Setup of ember:
==> flow/design.v (excerpt) <==
module convolver #(
    parameter N = 16,   
    parameter Q = 12,   
    parameter n = 416,  
    parameter k = 3,    
    parameter s = 1,    
    parameter NUM_MAC = 8  
)(
    input wire clk,
    input wire rst,
    input wire en,
    input wire [N-1:0] activation_in,
    input wire [(k*k*N)-1:0] weight, 
    input wire [N-1:0] batch_gamma,  
    input wire [N-1:0] batch_beta,   
    output wire [N-1:0] conv_out
);
Size: roughly 35,000 cells after synthesis, roughly 270,000 um^2 of cells after synthesis.
export LEC_CHECK = 0
export ABC_AREA = 1
export CAP_MARGIN = 20
export CORE_MARGIN = 2
export CORE_UTILIZATION = 72
export CTS_CLUSTER_DIAMETER = 352
export CTS_CLUSTER_SIZE = 13
export PLACE_DENSITY_LB_ADDON = 0.03
export SETUP_SLACK_MARGIN = 2.23
export SLEW_MARGIN = 20
export TNS_END_PERCENT = 5
create_clock -name core_clock -period 15.7 [get_ports {clk}]
run.sh (not shown) runs the stock make flow with config.mk's settings and CLKGATE_MAP_FILE=.
The flow completed for ember, but it is not clean: the layout still shows setup timing.
> inputs changed (ember -> violet)
# ember
export LEC_CHECK = 0
export ABC_AREA = 1
export CAP_MARGIN = 20
export CORE_MARGIN = 2
export CORE_UTILIZATION = 72
export CTS_CLUSTER_DIAMETER = 352
export CTS_CLUSTER_SIZE = 13
export PLACE_DENSITY_LB_ADDON = 0.03
export SETUP_SLACK_MARGIN = 2.23
export SLEW_MARGIN = 20
export TNS_END_PERCENT = 5
create_clock -name core_clock -period 15.7 [get_ports {clk}]
# violet
export LEC_CHECK = 0
export CAP_MARGIN = 20
export CORE_MARGIN = 2
export CORE_UTILIZATION = 69
export CTS_CLUSTER_SIZE = 35
export HOLD_SLACK_MARGIN = -0.08
export SETUP_SLACK_MARGIN = 1.82
export SLEW_MARGIN = 20
create_clock -name core_clock -period 11.1 [get_ports {clk}]
Notes after the runs:
Finished, but not clean: violet, with setup timing.
The final report for ember shows a completed flow and a layout that fails verification, specifically setup timing.
ember ended up with conv_out[5] as its timing endpoint of the critical path; violet ended up with conv_out[8].
Summary of violet over ember: global placer's final weighted congestion moved down, cell count moved down, multi-input logic portion of the cell area rose 1.3 points.
Delta (violet minus ember): area reported by Yosys stat rose about 1.4%, sum of met3 wire segment lengths after detailed routing has decreased.
Compared with ember, in violet routed via count divided by cell count dropped 3.3%; setup slack dropped 3.23 ns; number of DRC markers in iteration 0 dropped 47%.
NOTE wire length ember->violet decreased by more than 10%
Inputs modified between violet and fjord:
# violet
export LEC_CHECK = 0
export CAP_MARGIN = 20
export CORE_MARGIN = 2
export CORE_UTILIZATION = 69
export CTS_CLUSTER_SIZE = 35
export HOLD_SLACK_MARGIN = -0.08
export SETUP_SLACK_MARGIN = 1.82
export SLEW_MARGIN = 20
create_clock -name core_clock -period 11.1 [get_ports {clk}]
# fjord
export LEC_CHECK = 0
export CAP_MARGIN = 15
export CORE_MARGIN = 5
export CORE_UTILIZATION = 68
export GPL_ROUTABILITY_DRIVEN = 1
export MIN_ROUTING_LAYER = met1
export PLACE_DENSITY_LB_ADDON = 0.2
export SLEW_MARGIN = 20
export TNS_END_PERCENT = 55
create_clock -name core_clock -period 18.0 [get_ports {clk}]
--- outcome ---
- Completing all stages was not enough for violet: its layout failed the final checks because of setup timing.
- [fjord] flow finished | final checks: failed | reasons: setup timing
- In the reports for violet and fjord, the larger floorplan row count belongs to fjord.
- Compared fjord vs violet, and data arrival time of the critical path is up in fjord.
- From violet to fjord the numbers moved as follows: number of post-CTS setup repair buffers now larger; setup slack climbed 4.14 ns; share of the cycle needed by the critical path after routing now smaller.
- fjord vs violet — pin count of the biggest net entering global routing dropped 16.
- Average cell area after synthesis came out exactly the same in violet and fjord.
- Total of cells resized after clock tree synthesis for fjord: about 170% up relative to violet
- Instance count on the critical path in fjord vs violet: down 1
Inputs modified between fjord and xenon:
# fjord
export LEC_CHECK = 0
export CAP_MARGIN = 15
export CORE_MARGIN = 5
export CORE_UTILIZATION = 68
export GPL_ROUTABILITY_DRIVEN = 1
export MIN_ROUTING_LAYER = met1
export PLACE_DENSITY_LB_ADDON = 0.2
export SLEW_MARGIN = 20
export TNS_END_PERCENT = 55
create_clock -name core_clock -period 18.0 [get_ports {clk}]
# xenon
export LEC_CHECK = 0
export CAP_MARGIN = 20
export CORE_MARGIN = 2
export CORE_UTILIZATION = 45
export PLACE_DENSITY = 0.6
export SETUP_SLACK_MARGIN = 5.0
export SLEW_MARGIN = 20
create_clock -name core_clock -period 26.0 [get_ports {clk}]
[summary]
- xenon went all the way through the flow, and no timing, DRC or antenna check failed.
- | number of tap instances | lower: fjord |
- Taking fjord as the reference, in xenon number of buffers inserted by post-CTS setup repair went down by 19.
- Compared with fjord, xenon shows routed wire length that has gone up by a few percent.
- Summary of xenon over fjord: placeable core area up about 50%, overall via count from detail_route shrank by 2,944, die size saw an increase.

Setup of exp/nickel:
convolver again, from the RTL that the note above started with.
make LEC_CHECK=0 CAP_MARGIN=20 CORE_MARGIN=2 CORE_UTILIZATION=69 CTS_CLUSTER_SIZE=35 SLEW_MARGIN=20 finish   # period 11.1 ns
To summarise exp/nickel: no stage aborted, but the layout did not pass its checks, failing on setup timing.
Changes in exp/sierra relative to exp/nickel:
Settings: CTS_CLUSTER_SIZE: 35 -> 10; CORE_UTILIZATION: 69 -> 72; PLACE_DENSITY: unset -> 0.37; the clock period (ns, I/O delays scaled along): 11.1 -> 11.5.
Status exp/sierra: flow complete, layout not clean - setup timing. Run comparison: exp/nickel endpoint of the most critical setup path conv_out[7]; exp/sierra endpoint of the most critical setup path conv_out[1]. exp/sierra gives more routed wire length than exp/nickel did. For exp/sierra, the top routing layer in use was met5, unlike exp/nickel, where it was met4. The lower overall via count from detail_route came out of exp/nickel. Compared to exp/nickel, exp/sierra has clock buffer instance count of the final layout 24% lower.
Edits applied to the flow inputs when going from exp/sierra to exp/maple:
Settings: changing CORE_UTILIZATION from 72 to 45; changing PLACE_DENSITY from 0.37 to 0.6; removing CTS_CLUSTER_SIZE (formerly 10); changing the clock period (ns, I/O delays scaled along) from 11.5 to 26.0.
==> comparison <==
- No stage failed in exp/maple, and the final checks on the layout all came back clean.
- exp/maple against exp/sierra: area added between synthesis and finish +0.32 points, die extent in x +26%.
- For exp/sierra, the capture point of the critical path was conv_out[1], unlike exp/maple, where it was conv_out[7].

== run A ==
The RTL this note starts from:
==> flow/design.v <==
module convolver #(
    parameter N = 16,   
    parameter Q = 12,   
    parameter n = 416,  
    parameter k = 3,    
    parameter s = 1,    
    parameter NUM_MAC = 8  
)(
    input wire clk,
    input wire rst,
    input wire en,
    input wire [N-1:0] activation_in,
    input wire [(k*k*N)-1:0] weight, 
    input wire [N-1:0] batch_gamma,  
    input wire [N-1:0] batch_beta,   
    output wire [N-1:0] conv_out
);
    reg [N-1:0] line_buffer [(k-1)*n-1:0];
    wire [N-1:0] window_buffer [0:k*k-1];
    integer i;
    always @(posedge clk) begin
        if (rst) begin
            for (i = 0; i < (k-1)*n; i = i + 1) begin
                line_buffer[i] <= 0;
            end
        end else if (en) begin
            for (i = (k-1)*n-1; i > 0; i = i - 1) begin
                line_buffer[i] <= line_buffer[i-1];
            end
            line_buffer[0] <= activation_in;  
        end
    end
    genvar x, y;
    generate
        for (y = 0; y < k; y = y + 1) begin : window_row
            for (x = 0; x < k; x = x + 1) begin : window_col
                if (y == k-1) begin
                    assign window_buffer[y*k + x] = line_buffer[x];  
                end else begin
                    assign window_buffer[y*k + x] = line_buffer[y*n + x];
                end
            end
        end
    endgenerate
    reg [N-1:0] conv_temp;
    always @(*) begin
        conv_temp = 0;
        for (i = 0; i < k*k; i = i + 1) begin
            conv_temp = conv_temp + (($signed(window_buffer[i]) * $signed(weight[i*N +: N])) >>> Q);
        end
    end
    wire [N-1:0] bn_out;
    assign bn_out = (conv_temp * batch_gamma) + batch_beta;
    assign conv_out = (bn_out[N-1]) ? (bn_out >>> 3) : bn_out;  
endmodule
Settings: LEC_CHECK=0, CAP_MARGIN=20, CORE_MARGIN=2, CORE_UTILIZATION=72, CTS_CLUSTER_SIZE=10, PLACE_DENSITY=0.6, SETUP_SLACK_MARGIN=2.8, SLEW_MARGIN=20; clock period 11.5 ns.
In run A the implementation completed, yet the final layout does not meet the checks, the culprit being negative setup slack.
## Diff of input files: run B against run A
- setting TNS_END_PERCENT to 55 for the first time
- setting MIN_ROUTING_LAYER to met1 for the first time
- setting PLACE_DENSITY_LB_ADDON to 0.2 for the first time
- removing PLACE_DENSITY (formerly 0.6)
- removing CTS_CLUSTER_SIZE (formerly 10)
- setting GPL_ROUTABILITY_DRIVEN to 1 for the first time
- setting ABC_AREA to 1 for the first time
- changing SETUP_SLACK_MARGIN from 2.8 to 2.03
- changing CAP_MARGIN from 20 to 15
- changing the clock period (ns, I/O delays scaled along) from 11.5 to 14.5
Notes after the runs:
Run B: flow complete, layout not clean; failing: negative setup slack
Run B vs. run A: sequential share of cell area rose by 0.76 points; hold slack went down 0.053 ns.
Run B — number of antenna diodes 3 higher, run A as reference
Going from run A to run B, count of different cell masters after synthesis moved down, clock tree cell share of total cell area now sits higher, logic gate fraction of the total cell area now sits lower.
Input changes introduced in run C (baseline for comparison: run B):
- CAP_MARGIN now 20, was 15
- SETUP_SLACK_MARGIN now 1.84, was 2.03
- PLACE_DENSITY now 0.74, previously not set
- TNS_END_PERCENT no longer set, was 55
- CTS_CLUSTER_SIZE now 14, previously not set
- GPL_ROUTABILITY_DRIVEN no longer set, was 1
- PLACE_DENSITY_LB_ADDON no longer set, was 0.2
- MIN_ROUTING_LAYER no longer set, was met1
- the clock period (ns, I/O delays scaled along) now 15.2, was 14.5
[summary]
Of run C and run B, not a single run came through the flow clean.
Run B ran in full, but the layout does not pass; the checks complain about negative setup slack.
Every stage of run C finished as expected; the final checks, on the other hand, flagged negative setup slack, which means the layout fails.
Wire length sits lower in run C than in run B.
From run B to run C the numbers moved as follows: utilization after layout level; share of cell area taken by multi-input logic gates essentially unchanged; register-to-register slack went up by 0.73 ns.
Run C -> run B: post-placement cell area flat
Here is what was changed in the inputs of run D compared with run C.
- setting HOLD_SLACK_MARGIN to -0.09 for the first time
- removing PLACE_DENSITY (formerly 0.74)
- changing CTS_CLUSTER_SIZE from 14 to 51
- setting CORE_ASPECT_RATIO to 0.92 for the first time
- removing ABC_AREA (formerly 1)
- setting TNS_END_PERCENT to 55 for the first time
- setting GPL_ROUTABILITY_DRIVEN to 1 for the first time
- changing SETUP_SLACK_MARGIN from 1.84 to 1.93
- changing CAP_MARGIN from 20 to 15
- setting MIN_ROUTING_LAYER to met1 for the first time
- setting PLACE_DENSITY_LB_ADDON to 0.29 for the first time
The runs compared here, run D and run C, all ended either early or with open violations.
To summarise run C: no stage aborted, but the layout did not pass its checks, failing on negative setup slack.
Run D had finished all stages when the layout checks came back failing, citing negative setup slack.
Changes observed in run D relative to run C: number of instances in the placed design -about 20%.
Run D vs run C: routed wire length on met3 down in run D
Higher area after synthesis among run D and run C: run D
Floorplan utilization: run D vs run C — no meaningful difference
### run D -> run E
- clearing TNS_END_PERCENT, which used to be 55
- clearing HOLD_SLACK_MARGIN, which used to be -0.09
- swapping 15 for 20 in CAP_MARGIN
- clearing CTS_CLUSTER_SIZE, which used to be 51
- swapping 72 for 20 in CORE_UTILIZATION
- swapping 1.93 for 3.73 in SETUP_SLACK_MARGIN
- clearing GPL_ROUTABILITY_DRIVEN, which used to be 1
- putting MAX_ROUTING_LAYER at met5 where nothing was set
- clearing PLACE_DENSITY_LB_ADDON, which used to be 0.29
- putting CELL_PAD_IN_SITES_DETAIL_PLACEMENT at 1 where nothing was set
- putting GPL_TIMING_DRIVEN at 0 where nothing was set
- clearing CORE_ASPECT_RATIO, which used to be 0.92
- swapping 15.2 for 32.9 in the clock period (ns, I/O delays scaled along)
## What came out
- Summary of run D and run E: one run falls short of a clean finish, namely run D.
- Every stage of run D finished as expected; the final checks, on the other hand, flagged negative setup slack, which means the layout fails.
- The core of run E is less densely filled than that of run D.
- Final cell area: run E above run D
- Run E vs run D: clock tree buffer count of the final layout up in run E
- Summary: with run D as the reference, average wire length per cell after detail routing in run E moved down by a little under 10%.
- Wire length of the first global-routing pass on run E is up relative to run D.
- Between run E and run D, the difference in flop and latch count out of synthesis is negligible.
- Launching instance or port of the critical path: weight[129] -> run E, weight[20] -> run D
- Sequential cell count: run D vs run E identical
- Total area of sequential cells delta (run E -> run D): insignificant
- Initial core utilization: run E vs run D down 52 points
- Looking at ratio of final minimum period to clock period, run E sits 37 points below run D.
For run F, these inputs were changed with respect to run E:
- clearing CELL_PAD_IN_SITES_DETAIL_PLACEMENT, which used to be 1
- clearing MAX_ROUTING_LAYER, which used to be met5
- clearing SETUP_SLACK_MARGIN, which used to be 3.73
- clearing MIN_ROUTING_LAYER, which used to be met1
- clearing GPL_TIMING_DRIVEN, which used to be 0
- putting PLACE_DENSITY at 0.6 where nothing was set
- swapping 20 for 72 in CORE_UTILIZATION
- swapping 32.9 for 15.1 in the clock period (ns, I/O delays scaled along)
### Flow results
- Run F ran in full, but the layout does not pass; the checks complain about negative setup slack.
- Compared with run E, in run F count of clock-buffer cells in the layout rose about 1.2%, setup slack fell 7.89 ns.
- Run F against run E: sequential cell count about even; post-layout period usage of the worst path increased by 37 points relative to the old numbers; wire length decreased by 26% relative to the old numbers.

// convolver: RTL as listed in full above, without the edits since
clock: 14.5 ns
lec_check: 0
abc_area: 1
cap_margin: 20
core_aspect_ratio: 0.5
core_margin: 2
core_utilization: 72
cts_cluster_diameter: 93
cts_cluster_size: 13
place_density_lb_addon: 0.2
setup_slack_margin: 2.05
slew_margin: 20
The first run ran to the end with violations: negative setup slack.
Then changed:
Settings changed: CAP_MARGIN 20 to 15, CORE_ASPECT_RATIO 0.5 to not set, CTS_CLUSTER_DIAMETER 93 to 318, GPL_ROUTABILITY_DRIVEN set to 1, MIN_ROUTING_LAYER set to met1, SETUP_SLACK_MARGIN 2.05 to 2.03, TNS_END_PERCENT set to 5.
Effect:
- The changed run completed and failed the layout checks on negative setup slack
- maximum frequency decreases by a few percent
- core utilization shrinks by 0.57 points
- synthesized area is unchanged
- worst hold slack degrades by 0.029 ns

// convolver: RTL as listed in full above, without the edits since
Settings: LEC_CHECK=0, ABC_AREA=1, CAP_MARGIN=20, CELL_PAD_IN_SITES_DETAIL_PLACEMENT=1, CORE_ASPECT_RATIO=1.29, CORE_MARGIN=8, CORE_UTILIZATION=45, CTS_CLUSTER_DIAMETER=32, GPL_ROUTABILITY_DRIVEN=0, GPL_TIMING_DRIVEN=0, MAX_ROUTING_LAYER=met5, PLACE_DENSITY_LB_ADDON=0.21, SLEW_MARGIN=35, TNS_END_PERCENT=35; clock period 18.2 ns.
The starting point completed, yet does not pass: negative setup slack.
Then changed:
ABC_AREA = unset   (was 1)
CAP_MARGIN = 0   (was 20)
CELL_PAD_IN_SITES_DETAIL_PLACEMENT = unset   (was 1)
CORE_ASPECT_RATIO = unset   (was 1.29)
CORE_MARGIN = 2   (was 8)
CORE_UTILIZATION = 69   (was 45)
CTS_CLUSTER_DIAMETER = unset   (was 32)
CTS_CLUSTER_SIZE = 35   (was unset)
GPL_ROUTABILITY_DRIVEN = unset   (was 0)
GPL_TIMING_DRIVEN = unset   (was 0)
HOLD_SLACK_MARGIN = -0.1   (was unset)
MAX_ROUTING_LAYER = unset   (was met5)
PLACE_DENSITY_LB_ADDON = unset   (was 0.21)
SETUP_SLACK_MARGIN = 1.82   (was unset)
SLEW_MARGIN = 20   (was 35)
TNS_END_PERCENT = unset   (was 35)
clock period = 11.1 ns   (was 18.2 ns; I/O delays follow)
Effect: The new run completed, yet does not pass: negative setup slack. Final cell count decreases by 29%. Worst setup slack got worse by 4.1 ns. Routed wire length decreases by 43%.
Then changed:
CAP_MARGIN = 15   (was 0)
CORE_UTILIZATION = 70   (was 69)
CTS_CLUSTER_SIZE = 51   (was 35)
GPL_ROUTABILITY_DRIVEN = 1   (was unset)
HOLD_SLACK_MARGIN = unset   (was -0.1)
MIN_ROUTING_LAYER = met1   (was unset)
PLACE_DENSITY = 0.67   (was unset)
SETUP_SLACK_MARGIN = 4.53   (was 1.82)
TNS_END_PERCENT = 55   (was unset)
clock period = 18.0 ns   (was 11.1 ns; I/O delays follow)
After rerunning: The new run reached the layout checks and failed them: negative setup slack. Wire length came out lower by 1.1%. Synthesized area stays the same. Clock-buffer cell count came out lower by 29. Cell area came out lower by 0.86%. First-iteration DRC count came out higher by 2.0%. Worst setup slack gets better by 4.3 ns. Global-route usage barely changes. Hold slack gets better by 0.018 ns.
